Setup of build 93:
==> flow/design.v (excerpt) <==
module  CONV(
	input				clk,
	input				rst_n,
	input 				mode,
	input       		in_valid,
	output reg			out_valid,
	output 		[13:0] 	AWADDR,
	output		 [7:0] 	AWLEN,
	output 				AWVALID,
	input 				AWREADY,
	output reg  [31:0]	WDATA,
	output 				WVALID,
	input 				WREADY,
	output 		[13:0] 	ARADDR,
	output 		 [7:0] 	ARLEN,
	output 				ARVALID,
	input 				ARREADY,
	input		[31:0] 	RDATA,
	input 				RVALID,
	output reg			RREADY
);
Size: about 2900 cells after synthesis, about 24000 um^2 of cells after synthesis.
export LEC_CHECK = 0
export CAP_MARGIN = 20
export CELL_PAD_IN_SITES_DETAIL_PLACEMENT = 2
export CORE_MARGIN = 2
export CORE_UTILIZATION = 71
export HOLD_SLACK_MARGIN = 0.25
export MAX_ROUTING_LAYER = met5
export SLEW_MARGIN = 25
export TNS_END_PERCENT = 60
create_clock -name core_clock -period 4.31 [get_ports {clk}]
run.sh (not shown) runs the stock make flow with config.mk's settings and CLKGATE_MAP_FILE=.
FAIL build 93 @ 3_5_place_dp: tool exited with error
What build 60 does differently from build 93 at the input level:
- CORE_UTILIZATION: 71 -> 24
- HOLD_SLACK_MARGIN: 0.25 -> unset
- TNS_END_PERCENT: 60 -> unset
- SLEW_MARGIN: 25 -> 20
- MAX_ROUTING_LAYER: met5 -> unset
- CELL_PAD_IN_SITES_DETAIL_PLACEMENT: 2 -> unset
- the clock period (ns, I/O delays scaled along): 4.31 -> 7.8
Build 60: PASS, flow complete, no timing, DRC or antenna violations. NOTE: initial cell density of the core in build 60 falls short of that of build 93. Summary of build 60 over build 93: area of the mapped netlist neither gained nor lost much; die width has increased.
Modified inputs, build 57 compared to build 60
- CORE_UTILIZATION now 40, was 24
- the clock period (ns, I/O delays scaled along) now 8.0, was 7.8
Build 57 ended up with a higher sequential share of layout area than build 60 did. [compare] base=build 60 new=build 57: detailed-route wire length on metal 1 now sits lower, share of the clock period used by the worst path after layout has increased. Build 57 vs. build 60: top fanout value on the critical path picked up an extra 2; final design area excluding fillers lost 3.9%; setup slack lost 0.014 ns. Changes observed in build 57 relative to build 60: minimum hold slack decreased 0.0065 ns, area added between synthesis and finish moved down.
The inputs of build 66 differ from those of build 57 as listed below.
- putting TNS_END_PERCENT at 10 where nothing was set
- swapping 40 for 72 in CORE_UTILIZATION
- swapping 8.0 for 7.37 in the clock period (ns, I/O delays scaled along)
==> comparison <==
Build 66 completed end to end; final checks failed (negative setup slack). Layout overhead on the synthesized area: build 66 vs build 57 up 4.8 points. Compared with build 57, number of global-route vias before repair in build 66 increased by more than 10%. Changes observed in build 66 relative to build 57: number of search-and-repair iterations in the first detailed-routing pass rose 7, total number of cells along the worst setup path rose 2, worst slew margin relative to its limit fell 13 points.

---

CONV again, from the RTL that the note above started with.
Settings: LEC_CHECK=0, ABC_AREA=1, CAP_MARGIN=40, CORE_MARGIN=2, CORE_UTILIZATION=72, CTS_CLUSTER_DIAMETER=372, CTS_CLUSTER_SIZE=95, SLEW_MARGIN=20; clock period 5.17 ns.
The baseline aborted during global routing (GRT-0116).
Next try:
- ABC_AREA: 1 -> unset
- CAP_MARGIN: 40 -> 20
- CORE_UTILIZATION: 72 -> 40
- CTS_CLUSTER_DIAMETER: 372 -> unset
- CTS_CLUSTER_SIZE: 95 -> unset
- clock period: 5.17 -> 5.86 ns (I/O delays scaled with it)
Result:
- The changed run finished with negative setup slack left
- die size increases by 73%
- synthesized cell count decreases by 16%
- area after synthesis went down by 2.6%
Next try:
- CORE_UTILIZATION: 40 -> 72
- SETUP_SLACK_MARGIN: unset -> -0.51
- clock period: 5.86 -> 6.74 ns (I/O delays scaled with it)
Outcome: The new run completed, yet does not pass: negative setup slack. Clock-buffer cell count goes down by 2. Worst setup slack got worse by 0.35 ns. Area after synthesis is unchanged. Via count goes up by 19%. Maximum frequency goes down by 15%. Utilization goes up by 37 points. Critical path depth goes up by 2. Final cell count goes down by 9.2%. Sequential share of layout area goes up by 0.52 points. Final area goes down by 3.8%.

---

CONV again, from the RTL that the note above started with.
Design CONV, start of the top module:
module  CONV(
	input				clk,
	input				rst_n,
	input 				mode,
	input       		in_valid,
	output reg			out_valid,
	output 		[13:0] 	AWADDR,
	output		 [7:0] 	AWLEN,
	output 				AWVALID,
	input 				AWREADY,
	output reg  [31:0]	WDATA,
	output 				WVALID,
	input 				WREADY,
	output 		[13:0] 	ARADDR,
	output 		 [7:0] 	ARLEN,
	output 				ARVALID,
	input 				ARREADY,
	input		[31:0] 	RDATA,
	input 				RVALID,
	output reg			RREADY
);
localparam WEIGHT1 	= 20'hABC2E;
localparam WEIGHT2 	= 20'hB52E2;
localparam WEIGHT3 	= 20'hAF5C4;
localparam WEIGHT4 	= 20'hE5518;
localparam WEIGHT5 	= 20'h71650;
localparam WEIGHT6 	= 20'hA938B;
localparam WEIGHT7 	= 20'h5251F;
localparam WEIGHT8 	= 20'h7DFC0;
localparam WEIGHT9 	= 20'hEB885;
localparam BIAS 	= 16'h1310;
localparam IDLE 	= 4'd0;
localparam CONV_K1 	= 4'd1;
localparam CONV_K2 	= 4'd2;
localparam CONV_K3 	= 4'd3;
localparam CONV_K4 	= 4'd4;
localparam CONV_K5 	= 4'd5;
localparam CONV_K6 	= 4'd6;
localparam CONV_K7 	= 4'd7;
localparam CONV_K8 	= 4'd8;
localparam CONV_K9 	= 4'd9;
localparam RELU 	= 4'd10;
localparam MUL 		= 4'd11;
localparam READ 	= 4'd12;
localparam WRITE_L0 = 4'd13;
localparam POOL 	= 4'd14;
localparam WRITE_L1 = 4'd15;
reg  		 [3:0] 	state_r, state_w, state_tmp;
reg  		 [5:0]	cnt_x, cnt_y;
reg					mode_;
wire 			 	is_up, is_down, is_left, is_right;
wire 				skip_mul;
wire 		[11:0] 	P1, P2, P3, P4, P5, P6, P7, P8, P9;
wire 		[15:0]  data_in;
wire 		[19:0] 	weight;
reg  signed	[35:0] 	product;
reg 				mul_fin;
reg  signed [36:0]	conv_result;
wire 		[31:0]	relu_result;
  ...
export LEC_CHECK = 0
export ABC_AREA = 0
export CAP_MARGIN = 20
export CELL_PAD_IN_SITES_DETAIL_PLACEMENT = 0
export CORE_ASPECT_RATIO = 0.54
export CORE_MARGIN = 2
export CORE_UTILIZATION = 72
export CTS_CLUSTER_DIAMETER = 88
export CTS_CLUSTER_SIZE = 49
export GPL_ROUTABILITY_DRIVEN = 1
export PLACE_DENSITY_LB_ADDON = 0.27
export SETUP_SLACK_MARGIN = 3.61
export SLEW_MARGIN = 10
export TNS_END_PERCENT = 80
create_clock -name core_clock -period 12.4 [get_ports {clk}]
The baseline ran to the end with no violations.
Change:
- CORE_ASPECT_RATIO: 0.54 -> default
- CORE_UTILIZATION: 72 -> 40
- CTS_CLUSTER_DIAMETER: 88 -> 355
- CTS_CLUSTER_SIZE: 49 -> 99
- PLACE_DENSITY_LB_ADDON: 0.27 -> 0.3
- SETUP_SLACK_MARGIN: 3.61 -> default
- SLEW_MARGIN: 10 -> 20
- TNS_END_PERCENT: 80 -> 15
Result: The changed run finished with timing, DRC and antenna clean; wire length goes down by 4.4%; first-iteration DRC count came out lower by 45%; maximum frequency shrinks by 8.9%.
Change:
- ABC_AREA: 0 -> 1
- CORE_UTILIZATION: 40 -> 22
Effect: Via count goes up by 8.4%. Hold slack got worse by 0.0033 ns. Area after synthesis increases by 2.7%. Clock skew hardly moves. Cell count rose by 35%. Die area climbs by 85%. Core utilization went down by 19 points.
Change:
- ABC_AREA: 1 -> 0
- CORE_UTILIZATION: 22 -> 66
- CTS_CLUSTER_DIAMETER: 355 -> 99
- CTS_CLUSTER_SIZE: 99 -> 49
- PLACE_DENSITY_LB_ADDON: 0.3 -> 0.27
- TNS_END_PERCENT: 15 -> default
Result: First-iteration DRC count grows by 20%; flip-flop count stays the same; routed wire length shrinks by 19%; area after synthesis shrinks by 2.6%; clock-buffer cell count shrinks by 1; design area shrinks by 7.0%; utilization grows by 46 points.
Change:
- ABC_AREA: 0 -> 1
- CORE_UTILIZATION: 66 -> 28
- CTS_CLUSTER_DIAMETER: 99 -> 355
- CTS_CLUSTER_SIZE: 49 -> 99
- PLACE_DENSITY: default -> 0.87
- PLACE_DENSITY_LB_ADDON: 0.27 -> default
- TNS_END_PERCENT: default -> 15
The new run completed with no timing, DRC or antenna violations; utilization came out lower by 40 points; critical path depth came out higher by 12; synthesized cell count came out higher by about a fifth; register-to-register slack got worse by 0.69 ns; global-route usage came out lower by 19 points; design area came out higher by a few percent; routed wire length came out higher by roughly a tenth.
Change:
- ABC_AREA: 1 -> 0
- CELL_PAD_IN_SITES_DETAIL_PLACEMENT: 0 -> 2
- CORE_UTILIZATION: 28 -> 26
- CTS_CLUSTER_DIAMETER: 355 -> 99
- CTS_CLUSTER_SIZE: 99 -> default
- PLACE_DENSITY: 0.87 -> default
- PLACE_DENSITY_LB_ADDON: default -> 0.27
- TNS_END_PERCENT: 15 -> default
The new run passed the timing, design-rule and antenna checks.
Synthesized area shrinks by 2.6%.
Hold slack loses 0.010 ns.
Register-to-register slack loses 0.098 ns.
Wire length grows by 14%.
Critical path depth shrinks by 12.
Design area shrinks by 1.8%.
Global-route usage grows by 1.3 points.
Count of clock-buffer cells in the layout grows by 4.
